the reference run:
// awstm
module awstm(
        pps,
        tevt,
        evt,
        rst_n,
        clk
    );
    input pps;
    input [31:0] tevt;
    output [31:0] evt;
    input rst_n;
    input clk;
    reg r_pps, r_awspps;
    reg [26:0] r_tcyc;       
    reg [26:0] r_td;         
    reg [30:0] r_awstm;      
    reg [30:0] r_tmev_next;  
    reg [31:0] r_set_tmev;  
    reg [10:0] r_tcor;       
    reg [10:0] r_tcor_max;   
    reg r_pps_lock;          
    wire evt_pps;            
    parameter [26:0] p_cyc_per_sec  = 27'd9_999;   
    parameter [26:0] p_pps_to       = 27'd14_999;  
    parameter [30:0] p_awstm_max    = 31'd99_999;   
    assign evt = r_set_tmev;
    assign evt_pps = pps & ~r_pps;
    wire [26:0] td_abs;
    wire [25:0] tmp1_td_abs;
    wire [25:0] tmp2_td_abs;
    wire [10:0] tmp_tcor_max;
    assign td_abs = (r_td[26] ? (~r_td + 17'd1): r_td);
    genvar i;
    assign tmp1_td_abs[25] = td_abs[25];  
    generate 
        for(i = 24; i >= 0; i=i-1) begin :g_tmp1_td_abs
            assign tmp1_td_abs[i] = td_abs[i+1] | td_abs[i];  
        end 
    endgenerate
    assign tmp2_td_abs[25] = tmp1_td_abs[25];
    generate
        for(i = 24; i >= 0; i=i-1) begin: g_tmp2_td_abs
            assign tmp2_td_abs[i] = tmp1_td_abs[i+1] ^ tmp1_td_abs[i];
        end
    endgenerate
    assign tmp_tcor_max[2:0] = 3'b000;
    generate 
        for(i = 0; i < 7; i=i+1) begin: g_tmp_tcor_max
            assign tmp_tcor_max[i+3] = tmp2_td_abs[25-i]; 
        end
    endgenerate
    assign tmp_tcor_max[10] = (tmp1_td_abs[20] & !tmp2_td_abs[20] ? 1'b0 : 1'b1); 
    always @(posedge clk or negedge rst_n) begin
        if(rst_n == 1'b0) begin
            r_pps <= 1'b0;
            r_awspps <= 1'b0;
            r_pps_lock <= 1'b0;
            r_tcyc <= 27'd0;
            r_td <= 27'd0;
            r_tcor <= 11'd0;
            r_tcor_max <= 11'd1024;
            r_awstm <= 31'd0;
            r_tmev_next <= 31'd0;
            r_set_tmev <= 32'd0;
        end else begin
            r_pps <= pps;
            r_tcyc <= r_tcyc + 1;
            r_tcor_max <= tmp_tcor_max;
            if(r_tcor >= r_tcor_max) begin
  ...
Size in the first run: ~170 flip-flops, roughly 67 I/O pins.
clock: 2.86 ns
lec_check: 0
abc_area: 1
cap_margin: 20
core_margin: 2
core_utilization: 72
cts_cluster_diameter: 30
cts_cluster_size: 16
place_density: 0.73
setup_slack_margin: 0.77
slew_margin: 20
run.sh (not shown) runs the stock make flow with config.mk's settings and CLKGATE_MAP_FILE=.
The reference run did not finish: a tool error stopped it during 5_1_grt.
The inputs of the trial run differ from those of the reference run as listed below.
# the reference run
export LEC_CHECK = 0
export ABC_AREA = 1
export CAP_MARGIN = 20
export CORE_MARGIN = 2
export CORE_UTILIZATION = 72
export CTS_CLUSTER_DIAMETER = 30
export CTS_CLUSTER_SIZE = 16
export PLACE_DENSITY = 0.73
export SETUP_SLACK_MARGIN = 0.77
export SLEW_MARGIN = 20
create_clock -name core_clock -period 2.86 [get_ports {clk}]
# the trial run
export LEC_CHECK = 0
export CAP_MARGIN = 20
export CORE_MARGIN = 2
export CORE_UTILIZATION = 70
export HOLD_SLACK_MARGIN = -0.1
export SLEW_MARGIN = 20
create_clock -name core_clock -period 3.2 [get_ports {clk}]
==> comparison <==
The remaining runs in the reference run and the trial run completed every stage, whereas the reference run halted early. The reference run did not finish: a tool error stopped it during 5_1_grt. Going from the reference run to the trial run, number of placement rows fell by 2; cell area after placement shows a reduction of about 7%. The final reports for the trial run and the reference run show number of buffers inserted to repair setup after CTS lower in the former.

---

== job 8224 ==
awstm again, from the RTL that the note above started with.
// awstm
module awstm(
        pps,
        tevt,
        evt,
        rst_n,
        clk
    );
    input pps;
    input [31:0] tevt;
    output [31:0] evt;
    input rst_n;
    input clk;
    reg r_pps, r_awspps;
    reg [26:0] r_tcyc;       
    reg [26:0] r_td;         
    reg [30:0] r_awstm;      
    reg [30:0] r_tmev_next;  
    reg [31:0] r_set_tmev;  
    reg [10:0] r_tcor;       
    reg [10:0] r_tcor_max;   
    reg r_pps_lock;          
    wire evt_pps;            
    parameter [26:0] p_cyc_per_sec  = 27'd9_999;   
    parameter [26:0] p_pps_to       = 27'd14_999;  
    parameter [30:0] p_awstm_max    = 31'd99_999;   
    assign evt = r_set_tmev;
    assign evt_pps = pps & ~r_pps;
    wire [26:0] td_abs;
    wire [25:0] tmp1_td_abs;
    wire [25:0] tmp2_td_abs;
    wire [10:0] tmp_tcor_max;
    assign td_abs = (r_td[26] ? (~r_td + 17'd1): r_td);
    genvar i;
    assign tmp1_td_abs[25] = td_abs[25];  
    generate 
        for(i = 24; i >= 0; i=i-1) begin :g_tmp1_td_abs
            assign tmp1_td_abs[i] = td_abs[i+1] | td_abs[i];  
        end 
    endgenerate
    assign tmp2_td_abs[25] = tmp1_td_abs[25];
    generate
        for(i = 24; i >= 0; i=i-1) begin: g_tmp2_td_abs
            assign tmp2_td_abs[i] = tmp1_td_abs[i+1] ^ tmp1_td_abs[i];
        end
    endgenerate
    assign tmp_tcor_max[2:0] = 3'b000;
    generate 
        for(i = 0; i < 7; i=i+1) begin: g_tmp_tcor_max
            assign tmp_tcor_max[i+3] = tmp2_td_abs[25-i]; 
        end
    endgenerate
    assign tmp_tcor_max[10] = (tmp1_td_abs[20] & !tmp2_td_abs[20] ? 1'b0 : 1'b1); 
    always @(posedge clk or negedge rst_n) begin
        if(rst_n == 1'b0) begin
            r_pps <= 1'b0;
            r_awspps <= 1'b0;
            r_pps_lock <= 1'b0;
            r_tcyc <= 27'd0;
            r_td <= 27'd0;
            r_tcor <= 11'd0;
            r_tcor_max <= 11'd1024;
  ...
==> flow/config.mk <==
export PLATFORM = sky130hd
export DESIGN_NAME = awstm
export DESIGN_NICKNAME = awstm
export VERILOG_FILES = /design/flow/design.v
export SDC_FILE = /design/flow/constraint.sdc
export NUM_CORES = 4
export LEC_CHECK = 0
export ABC_AREA = 1
export CAP_MARGIN = 20
export CELL_PAD_IN_SITES_GLOBAL_PLACEMENT = 0
export CORE_ASPECT_RATIO = 1.06
export CORE_MARGIN = 2
export CORE_UTILIZATION = 72
export CTS_CLUSTER_SIZE = 52
export GPL_TIMING_DRIVEN = 1
export MIN_ROUTING_LAYER = met1
export PLACE_DENSITY_LB_ADDON = 0.01
export SETUP_SLACK_MARGIN = 0.92
export SLEW_MARGIN = 10
==> flow/constraint.sdc <==
create_clock -name core_clock -period 3.11 [get_ports {clk}]
set_input_delay 0.6220 -clock core_clock [delete_from_list [all_inputs] [get_ports {clk}]]
set_output_delay 0.6220 -clock core_clock [all_outputs]
set_load 0.01 [all_outputs]
Tool error DPL-0038 stopped job 8224 during 5_1_grt; no final results.
Changes in job 6589 relative to job 8224:
==> flow/config.mk <==
export PLATFORM = sky130hd
export DESIGN_NAME = awstm
export DESIGN_NICKNAME = awstm
export VERILOG_FILES = /design/flow/design.v
export SDC_FILE = /design/flow/constraint.sdc
export NUM_CORES = 4
export LEC_CHECK = 0
export CAP_MARGIN = 20
export CORE_MARGIN = 2
export CORE_UTILIZATION = 40
export PLACE_DENSITY = 0.6
export SLEW_MARGIN = 20
==> flow/constraint.sdc <==
create_clock -name core_clock -period 4.27 [get_ports {clk}]
set_input_delay 0.8540 -clock core_clock [delete_from_list [all_inputs] [get_ports {clk}]]
set_output_delay 0.8540 -clock core_clock [all_outputs]
set_load 0.01 [all_outputs]
Findings:
Job 6589 ended with every stage complete and zero timing, DRC or antenna violations. Compared with job 8224, job 6589 shows placement-stage cell area that has gone down by more than 10%. Mux share of post-synthesis cell area (higher): job 6589. Looking only at yosys-reported design area after synthesis, and setting everything else aside, the lower value of job 8224 and job 6589 goes to job 6589.
#### Input delta (job 4088 over job 6589)
--- a/flow/config.mk
+++ b/flow/config.mk
@@ -7,6 +7,8 @@
 export LEC_CHECK = 0
+export ABC_AREA = 1
 export CAP_MARGIN = 20
 export CORE_MARGIN = 2
-export CORE_UTILIZATION = 40
-export PLACE_DENSITY = 0.6
+export CORE_UTILIZATION = 70
+export CTS_CLUSTER_DIAMETER = 229
+export HOLD_SLACK_MARGIN = -0.1
 export SLEW_MARGIN = 20
==> flow/constraint.sdc <==
create_clock -name core_clock -period 2.75 [get_ports {clk}]
set_input_delay 0.5500 -clock core_clock [delete_from_list [all_inputs] [get_ports {clk}]]
set_output_delay 0.5500 -clock core_clock [all_outputs]
set_load 0.01 [all_outputs]
## What came out
- Wire length delta (job 4088 − job 6589): unfavourable
- Number of cells produced by synthesis grows by more than a quarter when moving from job 6589 to job 4088.
- Changes observed in job 4088 relative to job 6589: filler cell count went down by 1736; initial cell density of the core went up by 30 points.
- Looking only at placeable core area, and setting everything else aside, the higher value of job 6589 and job 4088 goes to job 6589.
- Compared with job 6589, job 4088 shows number of signal-net inverters in the final layout that has gone up by more than 100%.
- Taking job 4088 over job 6589, the multi-input gate count ratio works out to 1.4.
- Going from job 6589 to job 4088, relative contribution of the clock network to total power picked up an extra 1.2 points, maximum vdd ir drop moved up, area growth from synthesis to layout moved up.

---

Setup of lane 1:
The RTL this note starts from:
==> flow/design.v <==
`timescale 1ns / 1ps
module awstm(
        pps,
        tevt,
        evt,
        rst_n,
        clk
    );
    input pps;
    input [31:0] tevt;
    output [31:0] evt;
    input rst_n;
    input clk;
    reg r_pps, r_awspps;
    reg [26:0] r_tcyc;       
    reg [26:0] r_td;         
    reg [30:0] r_awstm;      
    reg [30:0] r_tmev_next;  
    reg [31:0] r_set_tmev;  
    reg [10:0] r_tcor;       
    reg [10:0] r_tcor_max;   
    reg r_pps_lock;          
    wire evt_pps;            
    parameter [26:0] p_cyc_per_sec  = 27'd9_999;   
    parameter [26:0] p_pps_to       = 27'd14_999;  
    parameter [30:0] p_awstm_max    = 31'd99_999;   
    assign evt = r_set_tmev;
    assign evt_pps = pps & ~r_pps;
    wire [26:0] td_abs;
    wire [25:0] tmp1_td_abs;
    wire [25:0] tmp2_td_abs;
    wire [10:0] tmp_tcor_max;
    assign td_abs = (r_td[26] ? (~r_td + 17'd1): r_td);
    genvar i;
    assign tmp1_td_abs[25] = td_abs[25];  
    generate 
        for(i = 24; i >= 0; i=i-1) begin :g_tmp1_td_abs
            assign tmp1_td_abs[i] = td_abs[i+1] | td_abs[i];  
        end 
    endgenerate
    assign tmp2_td_abs[25] = tmp1_td_abs[25];
    generate
        for(i = 24; i >= 0; i=i-1) begin: g_tmp2_td_abs
            assign tmp2_td_abs[i] = tmp1_td_abs[i+1] ^ tmp1_td_abs[i];
        end
    endgenerate
    assign tmp_tcor_max[2:0] = 3'b000;
    generate 
        for(i = 0; i < 7; i=i+1) begin: g_tmp_tcor_max
            assign tmp_tcor_max[i+3] = tmp2_td_abs[25-i]; 
        end
    endgenerate
    assign tmp_tcor_max[10] = (tmp1_td_abs[20] & !tmp2_td_abs[20] ? 1'b0 : 1'b1); 
    always @(posedge clk or negedge rst_n) begin
        if(rst_n == 1'b0) begin
            r_pps <= 1'b0;
            r_awspps <= 1'b0;
            r_pps_lock <= 1'b0;
            r_tcyc <= 27'd0;
            r_td <= 27'd0;
            r_tcor <= 11'd0;
            r_tcor_max <= 11'd1024;
            r_awstm <= 31'd0;
            r_tmev_next <= 31'd0;
            r_set_tmev <= 32'd0;
        end else begin
            r_pps <= pps;
            r_tcyc <= r_tcyc + 1;
            r_tcor_max <= tmp_tcor_max;
            if(r_tcor >= r_tcor_max) begin
                r_tcor <= 10'd0;
            end else begin
                r_tcor <= r_tcor + 1;
            end
            if(r_tcyc == p_cyc_per_sec) begin
                r_awspps <= 1'b1;
            end else begin
                r_awspps <= 1'b0;
            end
            if(evt_pps) begin
                r_pps_lock <= 1'b1;
                r_tcyc <= 27'd0;
                r_td <= r_td + p_cyc_per_sec + ~r_tcyc + 27'd1;
            end else begin
                if(r_tcyc == p_pps_to) begin  
                    r_pps_lock <= 1'b0;
                    r_tcyc <= (p_pps_to - p_cyc_per_sec);     
                end                
            end
            if(r_awstm >= p_awstm_max) begin
                r_awstm <= 31'd0;
            end else begin
                if(r_tcor == r_tcor_max) begin
                    if(r_td[26]) begin  
                        r_awstm <= r_awstm;
                        r_td <= r_td + 27'd1;
                    end else begin  
                        r_awstm <= r_awstm + 31'd2;
                        r_td <= r_td - 27'd1;
                    end
                end else begin
                    r_awstm <= r_awstm + 31'd1;
                end
            end
            if(r_tmev_next == r_awstm || (r_tmev_next + 31'd1) == r_awstm) begin
                r_set_tmev <= {r_pps_lock, r_awstm};
                r_tmev_next <= r_tmev_next + tevt;
            end
            if(r_tmev_next > p_awstm_max) begin
                r_tmev_next <= r_tmev_next + ~p_awstm_max + 31'd1;
            end             
        end
    end
endmodule
clock: 2.52 ns
lec_check: 0
abc_area: 1
cap_margin: 5
cell_pad_in_sites_global_placement: 0
core_aspect_ratio: 0.5
core_margin: 2
core_utilization: 33
cts_cluster_diameter: 250
cts_cluster_size: 99
gpl_timing_driven: 0
min_routing_layer: met1
place_density_lb_addon: 0.07
setup_slack_margin: 0.55
slew_margin: 10
tns_end_percent: 10
Lane 1: complete, dirty (hold timing, setup timing)
Edits applied to the flow inputs when going from lane 1 to lane 2:
Settings: CTS_CLUSTER_DIAMETER no longer set, was 250; CAP_MARGIN now 20, was 5; CTS_CLUSTER_SIZE now 52, was 99; PLACE_DENSITY_LB_ADDON no longer set, was 0.07; TNS_END_PERCENT no longer set, was 10; CORE_ASPECT_RATIO now 1.06, was 0.5; SETUP_SLACK_MARGIN now 0.08, was 0.55; CORE_UTILIZATION now 68, was 33; GPL_TIMING_DRIVEN now 1, was 0; the clock period (ns, I/O delays scaled along) now 3.11, was 2.52.
Notes after the runs:
Lane 2 went all the way through the flow, and no timing, DRC or antenna check failed.
Lane 2 vs. lane 1: setup TNS picked up an extra 0.025 ns; area of the core lost 51%; met2 wirelength from detailed routing lost about 10%; reported net switching power lost 31%.
Of lane 2 and lane 1, lane 1 shows the higher power, with lane 2 below it.
Relative to lane 1, post-layout minimum cycle time has increased by 0.30 ns in lane 2.
> inputs changed (lane 2 -> lane 3)
Settings: ABC_AREA changed from 1 to 0; CTS_CLUSTER_DIAMETER newly set to 234; CORE_ASPECT_RATIO changed from 1.06 to 1.5; the clock period (ns, I/O delays scaled along) changed from 3.11 to 3.2.
- Lane 3: complete, dirty (setup timing)
- Between lane 3 and lane 2, the iteration count of the initial detailed-routing pass is lower for lane 3.
- Clock latency on the worst-skew pair: lane 2 vs lane 3 — no meaningful difference
- Lane 2 -> lane 3: fmax decreased by more than 10%
- [lane 3] synthesized-area fraction occupied by xor and xnor cells rose 6.0 points relative to lane 2
- Yosys synthesis chip area (higher): lane 2
- Diff lane 2 -> lane 3: die area now smaller, total length of routed wires grew by 3300 um, setup slack of the critical path after layout decreased by 0.63 ns relative to the old numbers, final area rose by 540 sq um.
- Lane 3 and lane 2 ended up with roughly the same pre-placement core utilization.
- Going from lane 2 to lane 3, critical path's largest stage delay grows by 0.25 ns.
Modified inputs, lane 4 compared to lane 3
Settings: swapping 10 for 20 in SLEW_MARGIN; clearing GPL_TIMING_DRIVEN, which used to be 1; clearing MIN_ROUTING_LAYER, which used to be met1; clearing CORE_ASPECT_RATIO, which used to be 1.5; clearing ABC_AREA, which used to be 0; swapping 52 for 35 in CTS_CLUSTER_SIZE; clearing SETUP_SLACK_MARGIN, which used to be 0.08; clearing CTS_CLUSTER_DIAMETER, which used to be 234; clearing CELL_PAD_IN_SITES_GLOBAL_PLACEMENT, which used to be 0; swapping 3.2 for 5.37 in the clock period (ns, I/O delays scaled along).
### Flow results
Fmax of lane 4 falls short of that of lane 3 by more than 10%.
Summary of lane 4 over lane 3: fraction of area in registers shows an increase of 4.0 points, relative contribution of the clock network to total power +2.9 points, clock period minus worst slack increased 0.50 ns, power share of the combinational group decreased 10 points.
Both conditions hold for lane 4: the flow ran to the end and the final layout passed the timing, design-rule and antenna checks.
The final report for lane 3 shows a completed flow and a layout that fails verification, specifically setup timing.
[lane 4] number of iterations in the first detailed-routing pass fell 1 relative to lane 3
No activity file was given, so power comes from the tool's default toggle rates.
